== exp/amber ==
## Viterbi
module Viterbi(Dx, Rx, oen, rxrdy, clock, seqrdy,reset
    );
output Dx;
output oen;
output rxrdy;
input [1:0] Rx;
input seqrdy;
input reset;
input clock;
wire[3:0] A0_out;
wire[3:0] A1_out;
wire[3:0] A2_out;
wire[3:0] A3_out;
wire[3:0] A4_out;
wire[3:0] A5_out;
wire[3:0] A6_out;
wire[3:0] A7_out;
 wire [3:0] acs0_pm_out;
 wire [3:0] acs1_pm_out;
 wire [3:0] acs2_pm_out;
 wire [3:0] acs3_pm_out;
 wire [3:0] acs4_pm_out;
 wire [3:0] acs5_pm_out;   
 wire [3:0] acs6_pm_out;   
 wire [3:0] acs7_pm_out;
wire acs0_label;
wire acs1_label;
wire acs2_label;
wire acs3_label;
wire acs4_label;
wire acs5_label;
wire acs6_label;
wire acs7_label;
wire len;
wire aen;
wire [3:0] min_metric;
assign rxrdy = len;
wire [1:0] HD1;	wire [1:0] HD9;
wire [1:0] HD2;	wire [1:0] HD10;
wire [1:0] HD3;   wire [1:0] HD11;
wire [1:0] HD4;	wire [1:0] HD12;
wire [1:0] HD5;	wire [1:0] HD13;
wire [1:0] HD6;	wire [1:0] HD14;
wire [1:0] HD7;	wire [1:0] HD15;
wire [1:0] HD8;	wire [1:0] HD16;
BMU U1(.HD1(HD1), .HD2(HD2), .HD3(HD3), .HD4(HD4), .HD5(HD5), .HD6(HD6), .HD7(HD7), .HD8(HD8), .HD9(HD9), .HD10(HD10), .HD11(HD11), .HD12(HD12), .HD13(HD13), .HD14(HD14), .HD15(HD15), .HD16(HD16), .Rx(Rx), .len(len & seqrdy), .clock(clock), .reset(reset)
);
ACSU U2(.acs0_pm_out(acs0_pm_out), .acs1_pm_out(acs1_pm_out), 
              .acs2_pm_out(acs2_pm_out), .acs3_pm_out(acs3_pm_out), 
              .acs4_pm_out(acs4_pm_out), .acs5_pm_out(acs5_pm_out), 
              .acs6_pm_out(acs6_pm_out), .acs7_pm_out(acs7_pm_out),
              .acs0_label(acs0_label),   .acs1_label(acs1_label), 
              .acs2_label(acs2_label),   .acs3_label(acs3_label), 
              .acs4_label(acs4_label),   .acs5_label(acs5_label), 
              .acs6_label(acs6_label),   .acs7_label(acs7_label),
              .acs0_pm_ina(A0_out),  .acs0_pm_inb(A4_out), .HD0_ina(HD1), .HD0_inb(HD9),
              .acs1_pm_ina(A0_out),  .acs1_pm_inb(A4_out), .HD1_ina(HD2), .HD1_inb(HD10),
              .acs2_pm_ina(A1_out),  .acs2_pm_inb(A5_out), .HD2_ina(HD3), .HD2_inb(HD11),
              .acs3_pm_ina(A1_out),  .acs3_pm_inb(A5_out), .HD3_ina(HD4), .HD3_inb(HD12),
              .acs4_pm_ina(A2_out),  .acs4_pm_inb(A6_out), .HD4_ina(HD5), .HD4_inb(HD13),
  ...
==> flow/config.mk <==
export PLATFORM = sky130hd
export DESIGN_NAME = Viterbi
export DESIGN_NICKNAME = Viterbi
export VERILOG_FILES = /design/flow/design.v
export SDC_FILE = /design/flow/constraint.sdc
export NUM_CORES = 4
export LEC_CHECK = 0
export ABC_AREA = 1
export CAP_MARGIN = 5
export CORE_ASPECT_RATIO = 1.58
export CORE_MARGIN = 2
export CORE_UTILIZATION = 72
export CTS_CLUSTER_DIAMETER = 201
export CTS_CLUSTER_SIZE = 72
export MAX_ROUTING_LAYER = met4
export PLACE_DENSITY_LB_ADDON = 0.24
export SETUP_SLACK_MARGIN = -0.15
export SLEW_MARGIN = 10
==> flow/constraint.sdc <==
create_clock -name core_clock -period 4.28 [get_ports {clock}]
set_input_delay 0.8560 -clock core_clock [delete_from_list [all_inputs] [get_ports {clock}]]
set_output_delay 0.8560 -clock core_clock [all_outputs]
set_load 0.01 [all_outputs]
run.sh (not shown) runs the stock make flow with config.mk's settings and CLKGATE_MAP_FILE=.
No final results exist for exp/amber, since it was stopped by error GRT-0232 during global routing.
--- input diff exp/amber..exp/raven ---
Settings: CTS_CLUSTER_SIZE now 57, was 72; CTS_CLUSTER_DIAMETER now 348, was 201; CORE_ASPECT_RATIO now 0.99, was 1.58; SLEW_MARGIN now 40, was 10; SETUP_SLACK_MARGIN now 1.91, was -0.15; PLACE_DENSITY_LB_ADDON now 0.01, was 0.24; the clock period (ns, I/O delays scaled along) now 7.45, was 4.28.
## What came out
- exp/raven: it failed during global routing, and the tool reported ODB-0269.
- Between exp/raven and exp/amber, the difference in synthesized area is negligible.
- The synthesized cell count of exp/raven and that of exp/amber are within noise of each other.
- Adder-cell share of the synthesized area: exp/raven vs exp/amber — no meaningful difference
- Note that the post-CTS setup buffer count recorded for exp/amber amounts to 0.38 times the value seen in exp/raven.
- Number of buffers added by the clock tree synthesis step up 1 in exp/raven wrt exp/amber
- Compared with exp/amber, in exp/raven half-perimeter wire length after placement fell 18%, die area about even.
diff inputs: exp/raven => exp/umber
Settings: CAP_MARGIN: 5 -> 20; SETUP_SLACK_MARGIN: 1.91 -> 1.81; CTS_CLUSTER_DIAMETER: 348 -> unset; PLACE_DENSITY_LB_ADDON: 0.01 -> 0.2; MAX_ROUTING_LAYER: met4 -> unset; CTS_CLUSTER_SIZE: 57 -> unset; CORE_ASPECT_RATIO: 0.99 -> unset; SLEW_MARGIN: 40 -> 20; the clock period (ns, I/O delays scaled along): 7.45 -> 7.79.
[summary]
What ended exp/umber was a tool error in global routing; the run never finished.
Between exp/raven and exp/umber, the difference in placed cell count is negligible.
Sort exp/raven and exp/umber by area inside the core boundary desc -> top: exp/raven
Changes observed in exp/umber relative to exp/raven: detailed-placement wirelength estimate shows no meaningful change; portion of netlist area occupied by mux cells shows no meaningful change.
Overall die area essentially unchanged between exp/umber and exp/raven.
Going from exp/raven to exp/umber, the cell area reported after detailed placement was found to have gone down by about 0.7%.
Against exp/raven, width of the chip in exp/umber fell slightly.
[inputs] exp/harbor vs exp/umber
Settings: removing PLACE_DENSITY_LB_ADDON (formerly 0.2); removing SETUP_SLACK_MARGIN (formerly 1.81); removing ABC_AREA (formerly 1); changing CORE_UTILIZATION from 72 to 52; changing the clock period (ns, I/O delays scaled along) from 7.79 to 3.79.
Results
- exp/harbor ran in full, but the layout does not pass; the checks complain about negative setup slack.
- Portion of netlist area occupied by mux cells, exp/harbor and exp/umber: higher on exp/harbor
- On exp/harbor: overall chip area is about 40% higher than what exp/umber gave.
- exp/harbor vs exp/umber — post-synthesis cell area climbed by a few percent

* * *

Starting RTL as in the previous note.
make LEC_CHECK=0 ABC_AREA=1 CAP_MARGIN=30 CORE_MARGIN=2 CORE_UTILIZATION=68 CTS_CLUSTER_SIZE=25 MAX_ROUTING_LAYER=met5 SETUP_SLACK_MARGIN=0.21 SLEW_MARGIN=10 finish   # period 8.85 ns
Rerun with:
--- a/flow/config.mk
+++ b/flow/config.mk
@@ -9 +9 @@
-export CAP_MARGIN = 30
+export CAP_MARGIN = 20
@@ -11,5 +11,5 @@
-export CORE_UTILIZATION = 68
-export CTS_CLUSTER_SIZE = 25
-export MAX_ROUTING_LAYER = met5
-export SETUP_SLACK_MARGIN = 0.21
-export SLEW_MARGIN = 10
+export CORE_UTILIZATION = 70
+export CTS_CLUSTER_SIZE = 75
+export PLACE_DENSITY_LB_ADDON = 0.27
+export SLEW_MARGIN = 20
+export TNS_END_PERCENT = 5
==> flow/constraint.sdc (replaced) <==
create_clock -name core_clock -period 6.25 [get_ports {clock}]
set_input_delay 1.2500 -clock core_clock [delete_from_list [all_inputs] [get_ports {clock}]]
set_output_delay 1.2500 -clock core_clock [all_outputs]
set_load 0.01 [all_outputs]
=> This time the run did not get past global routing, error GRT-0232; synthesized area stays the same; die size shrinks by 2.8%; synthesized cell count is unchanged.

* * *

Starting RTL as in the previous note.
==> flow/design.v (excerpt) <==
module Viterbi(Dx, Rx, oen, rxrdy, clock, seqrdy,reset
    );
output Dx;
output oen;
output rxrdy;
input [1:0] Rx;
input seqrdy;
input reset;
input clock;
wire[3:0] A0_out;
wire[3:0] A1_out;
wire[3:0] A2_out;
wire[3:0] A3_out;
wire[3:0] A4_out;
wire[3:0] A5_out;
wire[3:0] A6_out;
wire[3:0] A7_out;
 wire [3:0] acs0_pm_out;
 wire [3:0] acs1_pm_out;
 wire [3:0] acs2_pm_out;
 wire [3:0] acs3_pm_out;
 wire [3:0] acs4_pm_out;
 wire [3:0] acs5_pm_out;   
 wire [3:0] acs6_pm_out;   
 wire [3:0] acs7_pm_out;
wire acs0_label;
wire acs1_label;
wire acs2_label;
wire acs3_label;
wire acs4_label;
wire acs5_label;
wire acs6_label;
wire acs7_label;
wire len;
wire aen;
wire [3:0] min_metric;
assign rxrdy = len;
wire [1:0] HD1;	wire [1:0] HD9;
wire [1:0] HD2;	wire [1:0] HD10;
wire [1:0] HD3;   wire [1:0] HD11;
wire [1:0] HD4;	wire [1:0] HD12;
wire [1:0] HD5;	wire [1:0] HD13;
wire [1:0] HD6;	wire [1:0] HD14;
wire [1:0] HD7;	wire [1:0] HD15;
wire [1:0] HD8;	wire [1:0] HD16;
BMU U1(.HD1(HD1), .HD2(HD2), .HD3(HD3), .HD4(HD4), .HD5(HD5), .HD6(HD6), .HD7(HD7), .HD8(HD8), .HD9(HD9), .HD10(HD10), .HD11(HD11), .HD12(HD12), .HD13(HD13), .HD14(HD14), .HD15(HD15), .HD16(HD16), .Rx(Rx), .len(len & seqrdy), .clock(clock), .reset(reset)
);
  ...
Settings: LEC_CHECK=0, ABC_AREA=1, CAP_MARGIN=20, CELL_PAD_IN_SITES_GLOBAL_PLACEMENT=1, CORE_MARGIN=2, CORE_UTILIZATION=68, CTS_CLUSTER_SIZE=25, GPL_ROUTABILITY_DRIVEN=0, HOLD_SLACK_MARGIN=-0.09, MAX_ROUTING_LAYER=met4, MIN_ROUTING_LAYER=met2, PLACE_DENSITY_LB_ADDON=0.07, SETUP_SLACK_MARGIN=0.55, SLEW_MARGIN=25; clock period 8.85 ns.
The baseline did not get past global placement without I/O (3_1_place_gp_skip_io) with FLW-0024.
==> next run, changes <==
==> flow/config.mk (replaced) <==
export PLATFORM = sky130hd
export DESIGN_NAME = Viterbi
export DESIGN_NICKNAME = Viterbi
export VERILOG_FILES = /design/flow/design.v
export SDC_FILE = /design/flow/constraint.sdc
export NUM_CORES = 4
export LEC_CHECK = 0
export ABC_AREA = 1
export CAP_MARGIN = 20
export CORE_MARGIN = 8
export CORE_UTILIZATION = 40
export MIN_ROUTING_LAYER = met2
export PLACE_DENSITY_LB_ADDON = 0.27
export SLEW_MARGIN = 20
==> flow/constraint.sdc (replaced) <==
create_clock -name core_clock -period 8.0 [get_ports {clock}]
set_input_delay 1.6000 -clock core_clock [delete_from_list [all_inputs] [get_ports {clock}]]
set_output_delay 1.6000 -clock core_clock [all_outputs]
set_load 0.01 [all_outputs]
This time the run passed the timing, DRC and antenna checks.
Die size grows by 88%.
Area after synthesis stays the same.
Synthesized cell count stays the same.
==> next run, changes <==
==> flow/config.mk (replaced) <==
export PLATFORM = sky130hd
export DESIGN_NAME = Viterbi
export DESIGN_NICKNAME = Viterbi
export VERILOG_FILES = /design/flow/design.v
export SDC_FILE = /design/flow/constraint.sdc
export NUM_CORES = 4
export LEC_CHECK = 0
export CAP_MARGIN = 20
export CORE_MARGIN = 2
export CORE_UTILIZATION = 66
export SLEW_MARGIN = 20
==> flow/constraint.sdc (replaced) <==
create_clock -name core_clock -period 9.05 [get_ports {clock}]
set_input_delay 1.8100 -clock core_clock [delete_from_list [all_inputs] [get_ports {clock}]]
set_output_delay 1.8100 -clock core_clock [all_outputs]
set_load 0.01 [all_outputs]
Synthesized cell count falls by 19%.
Count of clock-buffer cells in the layout falls by 4.
Global-route usage rises by 3.5 points.
Worst setup slack is worse by 0.10 ns.
Core utilization rises by 28 points.
Routed wire length falls by 7.8%.
==> next run, changes <==
--- a/flow/config.mk
+++ b/flow/config.mk
@@ -9,3 +9,6 @@
 export CORE_MARGIN = 2
-export CORE_UTILIZATION = 66
+export CORE_UTILIZATION = 57
+export CTS_CLUSTER_SIZE = 79
+export SETUP_SLACK_MARGIN = -0.4
 export SLEW_MARGIN = 20
+export TNS_END_PERCENT = 5
==> flow/constraint.sdc (replaced) <==
create_clock -name core_clock -period 4.42 [get_ports {clock}]
set_input_delay 0.8840 -clock core_clock [delete_from_list [all_inputs] [get_ports {clock}]]
set_output_delay 0.8840 -clock core_clock [all_outputs]
set_load 0.01 [all_outputs]
Outcome:
- The changed run ran to the end with violations: setup timing
- wire length came out higher by about a fifth
- final cell count came out higher by about a fifth
- maximum frequency came out higher by roughly a tenth
